run 1:
==> flow/design.v (excerpt) <==
module PWU 
( 
   va_rdy_o, pa_o, pa_vld_o, pa_fault_o, pw_c_va_o, pw_c_vld_o,
   l1_va_o, l1_cancel_o, l1_va_vld_o, ch_va_o, ch_va_vld_o,
   clk_i, resetn_i, va_i, va_vld_i, pa_rdy_i, pw_c_pa_i, l1_pa_i,
   l1_pa_vld_i, ch_fault_i
   );
   input logic clk_i;   
   input logic resetn_i;
   input logic [31:0] va_i;
   input logic        va_vld_i;
   output logic       va_rdy_o;
   output logic[27:0] pa_o;
   output logic       pa_vld_o;
   output logic       pa_fault_o;
   input logic        pa_rdy_i;
   output logic [31:0] pw_c_va_o;
   output logic        pw_c_vld_o;
   input logic [15:0]  pw_c_pa_i;
   output logic[27:0] l1_va_o;
   output logic       l1_cancel_o;
   output logic       l1_va_vld_o;
   input logic [31:0] l1_pa_i;
   input logic        l1_pa_vld_i;
   output logic[27:0] ch_va_o;
   output logic       ch_va_vld_o;
   input logic        ch_fault_i;
   logic [1:0]      walk_sel_reg;
   logic [3:0][1:0] walk_sel_pw00_03_reg;
   logic walkers_ready_s;
   logic walkers_stall_s;
   logic [3:0]       va_rdy_s;
   logic [3:0][27:0] pa_s;
   logic [3:0]       pa_vld_s;
   logic [3:0]       pa_fault_s;
   logic [3:0][31:0] pw_c_va_s;
   logic [3:0]       pw_c_vld_s;
   logic [3:0][27:0] l1_va_s;
   logic [3:0]       l1_cancel_s;
   logic [3:0]       l1_va_vld_s;
   logic [3:0][27:0] ch_va_s;
   logic [3:0]       ch_va_vld_s;
   logic [3:0]       stall_s;
   logic [3:0]       va_vld_s;
   always_ff@(posedge clk_i)
   begin
      if (!resetn_i)
      begin
	walk_sel_reg <= 2'h0;
	 for (int i=0; i<4;i++)
	   walk_sel_pw00_03_reg[i] <= 2'h0;
      end
      else
      begin
	 if (walkers_ready_s && va_vld_i && !walkers_stall_s)
	 begin
	    walk_sel_reg <= walk_sel_reg + 1; 
	 end
	 if (!walkers_stall_s)
	 begin
	    walk_sel_pw00_03_reg <= {walk_sel_pw00_03_reg[2:0], walk_sel_reg}; 
	 end
      end      
   end
   assign walkers_ready_s = va_rdy_s != 0;
  ...
For scale: about 210 I/O pins, roughly 13000 sq um of cells after synthesis.
==> flow/config.mk <==
export PLATFORM = sky130hd
export DESIGN_NAME = PWU
export DESIGN_NICKNAME = PWU
export VERILOG_FILES = /design/flow/design.v
export SDC_FILE = /design/flow/constraint.sdc
export NUM_CORES = 4
export LEC_CHECK = 0
export CAP_MARGIN = 20
export CORE_MARGIN = 2
export CORE_UTILIZATION = 72
export CTS_CLUSTER_DIAMETER = 188
export CTS_CLUSTER_SIZE = 26
export HOLD_SLACK_MARGIN = -0.09
export MAX_ROUTING_LAYER = met4
export SETUP_SLACK_MARGIN = 0.5
export SLEW_MARGIN = 20
==> flow/constraint.sdc <==
create_clock -name core_clock -period 3.49 [get_ports {clk_i}]
set_input_delay 0.6980 -clock core_clock [delete_from_list [all_inputs] [get_ports {clk_i}]]
set_output_delay 0.6980 -clock core_clock [all_outputs]
set_load 0.01 [all_outputs]
run.sh (not shown) runs the stock make flow with config.mk's settings and CLKGATE_MAP_FILE=.
The flow did not stop early for run 1: all stages ran, and the layout cleared the timing, DRC and antenna checks.
For run 2, these inputs were changed with respect to run 1:
==> flow/config.mk <==
export PLATFORM = sky130hd
export DESIGN_NAME = PWU
export DESIGN_NICKNAME = PWU
export VERILOG_FILES = /design/flow/design.v
export SDC_FILE = /design/flow/constraint.sdc
export NUM_CORES = 4
export LEC_CHECK = 0
export CAP_MARGIN = 20
export CORE_MARGIN = 2
export CORE_UTILIZATION = 40
export SLEW_MARGIN = 20
==> flow/constraint.sdc <==
create_clock -name core_clock -period 4.0 [get_ports {clk_i}]
set_input_delay 0.8000 -clock core_clock [delete_from_list [all_inputs] [get_ports {clk_i}]]
set_output_delay 0.8000 -clock core_clock [all_outputs]
set_load 0.01 [all_outputs]
## What came out
Diff run 1 -> run 2 | non-clock buffer count | decrease of about 1.7%. Row via count: run 2 lower / run 1 higher. Taking run 2 over run 1, the die area ratio works out to 1.8.
Here is what was changed in the inputs of run 3 compared with run 2.
-- flow/config.mk --
<<< run 2, line 9
export CORE_MARGIN = 2
export CORE_UTILIZATION = 40
export SLEW_MARGIN = 20
>>> run 3, line 9
export CORE_MARGIN = 2
export CORE_UTILIZATION = 66
export SLEW_MARGIN = 20
==> flow/constraint.sdc <==
create_clock -name core_clock -period 2.88 [get_ports {clk_i}]
set_input_delay 0.5760 -clock core_clock [delete_from_list [all_inputs] [get_ports {clk_i}]]
set_output_delay 0.5760 -clock core_clock [all_outputs]
set_load 0.01 [all_outputs]
==> results <==
- Sum of met3 wire segment lengths after detailed routing delta for run 3 relative to run 2: about 33% higher
- Taking run 2 as the reference, in run 3 combinational cell area excluding buffers and inverters barely changed, slew at the pin closest to its max-slew limit decreased 470 ps, total routing resource utilization after global routing up 11 points, power after layout picked up an extra about 30%.
Input changes introduced in run 4 (baseline for comparison: run 3):
-- flow/config.mk --
<<< run 3, line 7
export LEC_CHECK = 0
export CAP_MARGIN = 20
export CORE_MARGIN = 2
export CORE_UTILIZATION = 66
export SLEW_MARGIN = 20
>>> run 4, line 7
export LEC_CHECK = 0
export ABC_AREA = 1
export CAP_MARGIN = 0
export CORE_MARGIN = 2
export CORE_UTILIZATION = 69
export SETUP_SLACK_MARGIN = 0.34
export SLEW_MARGIN = 20
==> flow/constraint.sdc <==
create_clock -name core_clock -period 2.02 [get_ports {clk_i}]
set_input_delay 0.4040 -clock core_clock [delete_from_list [all_inputs] [get_ports {clk_i}]]
set_output_delay 0.4040 -clock core_clock [all_outputs]
set_load 0.01 [all_outputs]
### Flow results
No final results exist for run 4, since it was stopped by error DPL-0038 during 5_1_grt. Compared to run 3, run 4 has share of synthesized area occupied by flip-flops and latches 0.45 points lower. When the final numbers for run 3 and run 4 were put side by side, the total die area turned out to be greater in run 3. Number of library cell types mapped by synthesis: run 4 vs run 3 down 18%. The higher cell count after placement came out of run 4. Between run 3 and run 4, summed standard-cell area reported by yosys increased. Lower post-synthesis average cell area among run 3 and run 4: run 4. Between run 3 and run 4, the flow reports number of clock buffers inserted by TritonCTS increasing by a few percent. Looking at post-synthesis compound-gate area fraction, run 4 sits 16 points above run 3. Horizontal extent of the die was higher in run 3 than in run 4. Run 4: area after synthesis higher than run 3.
Modified inputs, run 5 compared to run 4
-- flow/config.mk --
<<< run 4, line 7
export LEC_CHECK = 0
export ABC_AREA = 1
export CAP_MARGIN = 0
export CORE_MARGIN = 2
export CORE_UTILIZATION = 69
export SETUP_SLACK_MARGIN = 0.34
export SLEW_MARGIN = 20
>>> run 5, line 7
export LEC_CHECK = 0
export CAP_MARGIN = 20
export CORE_MARGIN = 2
export CORE_UTILIZATION = 58
export SLEW_MARGIN = 20
==> flow/constraint.sdc <==
create_clock -name core_clock -period 1.95 [get_ports {clk_i}]
set_input_delay 0.3900 -clock core_clock [delete_from_list [all_inputs] [get_ports {clk_i}]]
set_output_delay 0.3900 -clock core_clock [all_outputs]
set_load 0.01 [all_outputs]
### Flow results
- In run 5 the implementation ran to completion but is not tape-out ready, as the final checks report setup timing.
- Diff run 4 -> run 5 | cell total in the yosys stat output | down by more than a quarter
- Run 4 ended up with AND-OR/OR-AND gates as its combinational family with the most area after synthesis; run 5 ended up with multiplexers.
- When run 5 is set beside run 4, its synthesized area turns out to be 120 sq um smaller.
- Compared with run 4, run 5 shows a simple-gate area share of the yosys netlist that is 6.7 points lower.
- The lower area of placed instances came out of run 5.
- Die size: run 5 worse than run 4
- Run 4 has higher yosys stat chip area than run 5.
- Run 5 ends up with a placement row count that is 4 higher than in run 4.
- Looking at count of distinct cell types in the synthesized netlist, run 5 sits 21% higher than run 4 does.
- On run 5: post-CTS setup buffer count is 22 lower than what run 4 gave.
Setup changes, run 5 to run 6
-- flow/config.mk --
<<< run 5, line 7
export LEC_CHECK = 0
export CAP_MARGIN = 20
export CORE_MARGIN = 2
export CORE_UTILIZATION = 58
export SLEW_MARGIN = 20
>>> run 6, line 7
export LEC_CHECK = 0
export ABC_AREA = 1
export CAP_MARGIN = 15
export CORE_MARGIN = 2
export CORE_UTILIZATION = 69
export CTS_CLUSTER_SIZE = 20
export HOLD_SLACK_MARGIN = 0.3
export SLEW_MARGIN = 20
==> comparison <==
- What the final checks of run 6 revealed, after a flow that finished every stage, was a layout that fails on setup timing.
- Between run 6 and run 5, the clock tree skew after final layout figures differ only marginally.
- Run 6 against run 5: total clock buffers created by CTS climbed 1, number of resized instances in the post-cts repair step climbed 43%, residual DRC count barely changed, wire length of the first global-routing pass climbed 55%, final non-filler cell area climbed 7.3%.
- Sum of met3 wire segment lengths after detailed routing went up by more than 100% going from run 5 to run 6.
- Power: run 6 draws more than run 5
- Looking at global-route usage over all layers across run 5 and run 6, the one that comes out higher is run 6.
- For run 6, the startpoint-to-endpoint class of the critical path was flop to flop, unlike run 5, where it was flop to output pin.
- Compared to run 5, run 6 was floorplanned on a smaller die.
- Largest fanout of any net on the critical path, run 5 and run 6, higher one = run 6.
Power is estimated from default activity; no workload was simulated.
